==> branch ember <==
==> flow/design.v <==
`timescale 1ns / 1ps
module HalfAdder(
    input a,  
    input b,  
    output f,  
    output carryOut  
    );
    xor(f, a, b);
    and(carryOut, a, b);
endmodule
`timescale 1ns / 1ps
module FullAdder(
    input a,
    input b,
    input carryIn,
    output sum,
    output carryOut
    );
    wire ha1Sum, ha1CarryOut, ha2CarryOut;
    HalfAdder halfAdder1(a, b, ha1Sum, ha1CarryOut);
    HalfAdder halfAdder2(ha1Sum, carryIn, sum, ha2CarryOut);
    or(carryOut, ha1CarryOut, ha2CarryOut);
endmodule
`timescale 1ns / 1ps
module MultiAnd16(
    input [15:0] a,
    input b,
    output [15:0] c
    );
    and(c[0], a[0], b);
    and(c[1], a[1], b);
    and(c[2], a[2], b);
    and(c[3], a[3], b);
    and(c[4], a[4], b);
    and(c[5], a[5], b);
    and(c[6], a[6], b);
    and(c[7], a[7], b);
    and(c[8], a[8], b);
    and(c[9], a[9], b);
    and(c[10], a[10], b);
    and(c[11], a[11], b);
    and(c[12], a[12], b);
    and(c[13], a[13], b);
    and(c[14], a[14], b);
    and(c[15], a[15], b);
endmodule
`timescale 1ns / 1ps
module MultiAdd15(
    input [14:0] a,
    input [14:0] b,
    input [14:0] carryIn,
    output [14:0] sum,
    output [14:0] carryOut
    );
    FullAdder fa0(a[0], b[0], carryIn[0], sum[0], carryOut[0]);  
    FullAdder fa1(a[1], b[1], carryIn[1], sum[1], carryOut[1]);
    FullAdder fa2(a[2], b[2], carryIn[2], sum[2], carryOut[2]);
    FullAdder fa3(a[3], b[3], carryIn[3], sum[3], carryOut[3]);
    FullAdder fa4(a[4], b[4], carryIn[4], sum[4], carryOut[4]);
    FullAdder fa5(a[5], b[5], carryIn[5], sum[5], carryOut[5]);
    FullAdder fa6(a[6], b[6], carryIn[6], sum[6], carryOut[6]);
    FullAdder fa7(a[7], b[7], carryIn[7], sum[7], carryOut[7]);
    FullAdder fa8(a[8], b[8], carryIn[8], sum[8], carryOut[8]);
    FullAdder fa9(a[9], b[9], carryIn[9], sum[9], carryOut[9]);
    FullAdder fa10(a[10], b[10], carryIn[10], sum[10], carryOut[10]);
    FullAdder fa11(a[11], b[11], carryIn[11], sum[11], carryOut[11]);
    FullAdder fa12(a[12], b[12], carryIn[12], sum[12], carryOut[12]);
    FullAdder fa13(a[13], b[13], carryIn[13], sum[13], carryOut[13]);
    FullAdder fa14(a[14], b[14], carryIn[14], sum[14], carryOut[14]);
endmodule
`timescale 1ns / 1ps
module ArrayMultiplier(
    input [15:0] a,
    input [15:0] b,
    output [31:0] f
    );
    wire [15:0] tmpAnd [0:15];
    wire [14:0] tmpSum [0:14];
    wire [14:0] tmpCarry [0:15];
    MultiAnd16 and0(a, b[0], tmpAnd[0]);
    MultiAnd16 and1(a, b[1], tmpAnd[1]);
    MultiAnd16 and2(a, b[2], tmpAnd[2]);
    MultiAnd16 and3(a, b[3], tmpAnd[3]);
    MultiAnd16 and4(a, b[4], tmpAnd[4]);
    MultiAnd16 and5(a, b[5], tmpAnd[5]);
    MultiAnd16 and6(a, b[6], tmpAnd[6]);
    MultiAnd16 and7(a, b[7], tmpAnd[7]);
    MultiAnd16 and8(a, b[8], tmpAnd[8]);
    MultiAnd16 and9(a, b[9], tmpAnd[9]);
    MultiAnd16 and10(a, b[10], tmpAnd[10]);
    MultiAnd16 and11(a, b[11], tmpAnd[11]);
    MultiAnd16 and12(a, b[12], tmpAnd[12]);
    MultiAnd16 and13(a, b[13], tmpAnd[13]);
    MultiAnd16 and14(a, b[14], tmpAnd[14]);
    MultiAnd16 and15(a, b[15], tmpAnd[15]);
    MultiAdd15 add0(tmpAnd[0][15:1], tmpAnd[1][14:0], 15'd0, tmpSum[0], tmpCarry[0]);
    MultiAdd15 add1({tmpAnd[1][15], tmpSum[0][14:1]}, tmpAnd[2][14:0], tmpCarry[0], tmpSum[1], tmpCarry[1]);
    MultiAdd15 add2({tmpAnd[2][15], tmpSum[1][14:1]}, tmpAnd[3][14:0], tmpCarry[1], tmpSum[2], tmpCarry[2]);
    MultiAdd15 add3({tmpAnd[3][15], tmpSum[2][14:1]}, tmpAnd[4][14:0], tmpCarry[2], tmpSum[3], tmpCarry[3]);
    MultiAdd15 add4({tmpAnd[4][15], tmpSum[3][14:1]}, tmpAnd[5][14:0], tmpCarry[3], tmpSum[4], tmpCarry[4]);
    MultiAdd15 add5({tmpAnd[5][15], tmpSum[4][14:1]}, tmpAnd[6][14:0], tmpCarry[4], tmpSum[5], tmpCarry[5]);
    MultiAdd15 add6({tmpAnd[6][15], tmpSum[5][14:1]}, tmpAnd[7][14:0], tmpCarry[5], tmpSum[6], tmpCarry[6]);
    MultiAdd15 add7({tmpAnd[7][15], tmpSum[6][14:1]}, tmpAnd[8][14:0], tmpCarry[6], tmpSum[7], tmpCarry[7]);
    MultiAdd15 add8({tmpAnd[8][15], tmpSum[7][14:1]}, tmpAnd[9][14:0], tmpCarry[7], tmpSum[8], tmpCarry[8]);
    MultiAdd15 add9({tmpAnd[9][15], tmpSum[8][14:1]}, tmpAnd[10][14:0], tmpCarry[8], tmpSum[9], tmpCarry[9]);
    MultiAdd15 add10({tmpAnd[10][15], tmpSum[9][14:1]}, tmpAnd[11][14:0], tmpCarry[9], tmpSum[10], tmpCarry[10]);
    MultiAdd15 add11({tmpAnd[11][15], tmpSum[10][14:1]}, tmpAnd[12][14:0], tmpCarry[10], tmpSum[11], tmpCarry[11]);
    MultiAdd15 add12({tmpAnd[12][15], tmpSum[11][14:1]}, tmpAnd[13][14:0], tmpCarry[11], tmpSum[12], tmpCarry[12]);
    MultiAdd15 add13({tmpAnd[13][15], tmpSum[12][14:1]}, tmpAnd[14][14:0], tmpCarry[12], tmpSum[13], tmpCarry[13]);
    MultiAdd15 add14({tmpAnd[14][15], tmpSum[13][14:1]}, tmpAnd[15][14:0], tmpCarry[13], tmpSum[14], tmpCarry[14]);
    FullAdder add15(tmpSum[14][1], tmpCarry[14][0], 1'b0, f[16], tmpCarry[15][0]);
    FullAdder add16(tmpSum[14][2], tmpCarry[14][1], tmpCarry[15][0], f[17], tmpCarry[15][1]);
    FullAdder add17(tmpSum[14][3], tmpCarry[14][2], tmpCarry[15][1], f[18], tmpCarry[15][2]);
    FullAdder add18(tmpSum[14][4], tmpCarry[14][3], tmpCarry[15][2], f[19], tmpCarry[15][3]);
    FullAdder add19(tmpSum[14][5], tmpCarry[14][4], tmpCarry[15][3], f[20], tmpCarry[15][4]);
    FullAdder add20(tmpSum[14][6], tmpCarry[14][5], tmpCarry[15][4], f[21], tmpCarry[15][5]);
    FullAdder add21(tmpSum[14][7], tmpCarry[14][6], tmpCarry[15][5], f[22], tmpCarry[15][6]);
    FullAdder add22(tmpSum[14][8], tmpCarry[14][7], tmpCarry[15][6], f[23], tmpCarry[15][7]);
    FullAdder add23(tmpSum[14][9], tmpCarry[14][8], tmpCarry[15][7], f[24], tmpCarry[15][8]);
    FullAdder add24(tmpSum[14][10], tmpCarry[14][9], tmpCarry[15][8], f[25], tmpCarry[15][9]);
    FullAdder add25(tmpSum[14][11], tmpCarry[14][10], tmpCarry[15][9], f[26], tmpCarry[15][10]);
    FullAdder add26(tmpSum[14][12], tmpCarry[14][11], tmpCarry[15][10], f[27], tmpCarry[15][11]);
    FullAdder add27(tmpSum[14][13], tmpCarry[14][12], tmpCarry[15][11], f[28], tmpCarry[15][12]);
    FullAdder add28(tmpSum[14][14], tmpCarry[14][13], tmpCarry[15][12], f[29], tmpCarry[15][13]);
    FullAdder add29(tmpAnd[15][15], tmpCarry[14][14], tmpCarry[15][13], f[30], f[31]);
    assign f[0] = tmpAnd[0][0];
    assign f[1] = tmpSum[0][0];
    assign f[2] = tmpSum[1][0];
    assign f[3] = tmpSum[2][0];
    assign f[4] = tmpSum[3][0];
    assign f[5] = tmpSum[4][0];
    assign f[6] = tmpSum[5][0];
    assign f[7] = tmpSum[6][0];
    assign f[8] = tmpSum[7][0];
    assign f[9] = tmpSum[8][0];
    assign f[10] = tmpSum[9][0];
    assign f[11] = tmpSum[10][0];
    assign f[12] = tmpSum[11][0];
    assign f[13] = tmpSum[12][0];
    assign f[14] = tmpSum[13][0];
    assign f[15] = tmpSum[14][0];
endmodule
`timescale 1ns / 1ps
module RippleAdder8(
    input [7:0] a,
    input [7:0] b,
    input carryIn,
    output [7:0] sum,
    output carryOut
    );
    wire tmpCarry [0:6];
    FullAdder fa0(a[0], b[0], carryIn, sum[0], tmpCarry[0]);  
    FullAdder fa1(a[1], b[1], tmpCarry[0], sum[1], tmpCarry[1]);
    FullAdder fa2(a[2], b[2], tmpCarry[1], sum[2], tmpCarry[2]);
    FullAdder fa3(a[3], b[3], tmpCarry[2], sum[3], tmpCarry[3]);
    FullAdder fa4(a[4], b[4], tmpCarry[3], sum[4], tmpCarry[4]);
    FullAdder fa5(a[5], b[5], tmpCarry[4], sum[5], tmpCarry[5]);
    FullAdder fa6(a[6], b[6], tmpCarry[5], sum[6], tmpCarry[6]);
    FullAdder fa7(a[7], b[7], tmpCarry[6], sum[7], carryOut);  
endmodule
`timescale 1ns / 1ps
module Adder32(
    input [31:0] a,
    input [31:0] b,
    output [31:0] sum,
    output carryOut
    );
    wire tmpCarry [0:2];
    RippleAdder8 add0(a[7:0], b[7:0], 1'b0, sum[7:0], tmpCarry[0]);
    RippleAdder8 add1(a[15:8], b[15:8], tmpCarry[0], sum[15:8], tmpCarry[1]);
    RippleAdder8 add2(a[23:16], b[23:16], tmpCarry[1], sum[23:16], tmpCarry[2]);
    RippleAdder8 add3(a[31:24], b[31:24], tmpCarry[2], sum[31:24], carryOut);
endmodule
`timescale 1ns / 1ps
module MACRegister(
    input clk,
    input rst,
    input [1:0] opcode,
    input [15:0] a,
    input [15:0] b,
    output [31:0] dataOut
    );
    reg [31:0] register;
    assign dataOut = register;
    wire [31:0] product;
    wire [31:0] sum;
    ArrayMultiplier multiplier(a, b, product);
    Adder32 adder(register, product, sum);
    always @ (posedge clk) begin
        if (rst)
            register <= 32'd0;
        else case (opcode)
            2'd1:  
                register <= {a, b};
            2'd2:  
                register <= sum;
        endcase
    end
endmodule
==> flow/run.sh <==
#!/bin/bash
# the make line also repeats each setting of config.mk as NAME=value (left out here)
make -C /OpenROAD-flow-scripts/flow DESIGN_CONFIG=/design/flow/config.mk WORK_HOME=/design/flow/orfs CLKGATE_MAP_FILE= finish
==> flow/config.mk <==
export PLATFORM = sky130hd
export DESIGN_NAME = MACRegister
export DESIGN_NICKNAME = MACRegister
export VERILOG_FILES = /design/flow/design.v
export SDC_FILE = /design/flow/constraint.sdc
export NUM_CORES = 4
export LEC_CHECK = 0
export CAP_MARGIN = 20
export CORE_ASPECT_RATIO = 1.11
export CORE_MARGIN = 2
export CORE_UTILIZATION = 40
export MAX_ROUTING_LAYER = met5
export PLACE_DENSITY_LB_ADDON = 0.25
export SETUP_SLACK_MARGIN = -0.43
export SLEW_MARGIN = 20
==> flow/constraint.sdc <==
create_clock -name core_clock -period 19.0 [get_ports {clk}]
set_input_delay 3.8000 -clock core_clock [delete_from_list [all_inputs] [get_ports {clk}]]
set_output_delay 3.8000 -clock core_clock [all_outputs]
set_load 0.01 [all_outputs]
==> branch yarrow (differences from branch ember) <==
Settings changed: ABC_AREA from default to 1, CORE_ASPECT_RATIO 1.11 to default, CORE_UTILIZATION 40 to 60, CTS_CLUSTER_DIAMETER from default to 343, CTS_CLUSTER_SIZE from default to 100, HOLD_SLACK_MARGIN from default to -0.09, MAX_ROUTING_LAYER met5 to default, PLACE_DENSITY from default to 0.9, PLACE_DENSITY_LB_ADDON 0.25 to default, SETUP_SLACK_MARGIN -0.43 to default, SLEW_MARGIN 20 to 0.
==> branch zinc (differences from branch ember) <==
Settings changed: CAP_MARGIN 20 to 0, CORE_ASPECT_RATIO 1.11 to default, CORE_UTILIZATION 40 to 70, CTS_CLUSTER_DIAMETER from default to 378, CTS_CLUSTER_SIZE from default to 13, MAX_ROUTING_LAYER met5 to default, PLACE_DENSITY_LB_ADDON 0.25 to default, SETUP_SLACK_MARGIN -0.43 to 0.72.
==> flow/constraint.sdc (replaced) <==
create_clock -name core_clock -period 5.45 [get_ports {clk}]
set_input_delay 1.0900 -clock core_clock [delete_from_list [all_inputs] [get_ports {clk}]]
set_output_delay 1.0900 -clock core_clock [all_outputs]
set_load 0.01 [all_outputs]
==> branch indigo (differences from branch ember) <==
Settings changed: CORE_ASPECT_RATIO 1.11 to default, CORE_UTILIZATION 40 to 68, MAX_ROUTING_LAYER met5 to default, PLACE_DENSITY_LB_ADDON 0.25 to default, SETUP_SLACK_MARGIN -0.43 to -0.49.
==> flow/constraint.sdc (replaced) <==
create_clock -name core_clock -period 15.3 [get_ports {clk}]
set_input_delay 3.0600 -clock core_clock [delete_from_list [all_inputs] [get_ports {clk}]]
set_output_delay 3.0600 -clock core_clock [all_outputs]
set_load 0.01 [all_outputs]
==> metrics.sh <==
VIAS_PER_CELL=5.03
VIAS=6891
CLKBUF_COUNT=6
STATUS='finished clean'
POSTLAYOUTCELLAREA_SQ_MM=0.0103
DETAIL_ROUTE.WIRELENGTH_UM=19200
(the above is from branch yarrow)
==> metrics.sh <==
CORE_REGION_AREA_SQ_MM=0.0226
AREAGROWTHSYNTHTOFINISH_PCT=11.3
CLKBUF_COUNT=6
GLOBALROUTEOVERFLOWTOTAL=0
DETAIL_ROUTE.WIRELENGTH_UM=15600
STATUS='finished clean'
VIAS_PER_CELL=4.71
VIAS=5902
POSTLAYOUTCELLAREA_SQ_MM=0.0102
(the above is from branch ember)
==> metrics.sh <==
CHECK.FAULTS='negative setup slack'
DETAIL_ROUTE.WIRELENGTH_UM=19700
VIAS=6386
FINALSETUPVIOLCOUNT=25
STATUS='complete, but fails checks'
TIMING.FINAL.WS_SETUP_NS=-9.23
VIAS_PER_CELL=5.38
POSTLAYOUTCELLAREA_SQ_MM=0.0110
(the above is from branch zinc)
==> metrics.sh <==
TIMING.FINAL.WS_SETUP_NS=-1.17
VIAS=6108
STATUS='complete, but fails checks'
VIAS_PER_CELL=5.34
POSTLAYOUTCELLAREA_SQ_MM=0.0105
FINALSETUPVIOLCOUNT=5
CHECK.FAULTS='negative setup slack'
CLKBUF_COUNT=5
(the above is from branch indigo)
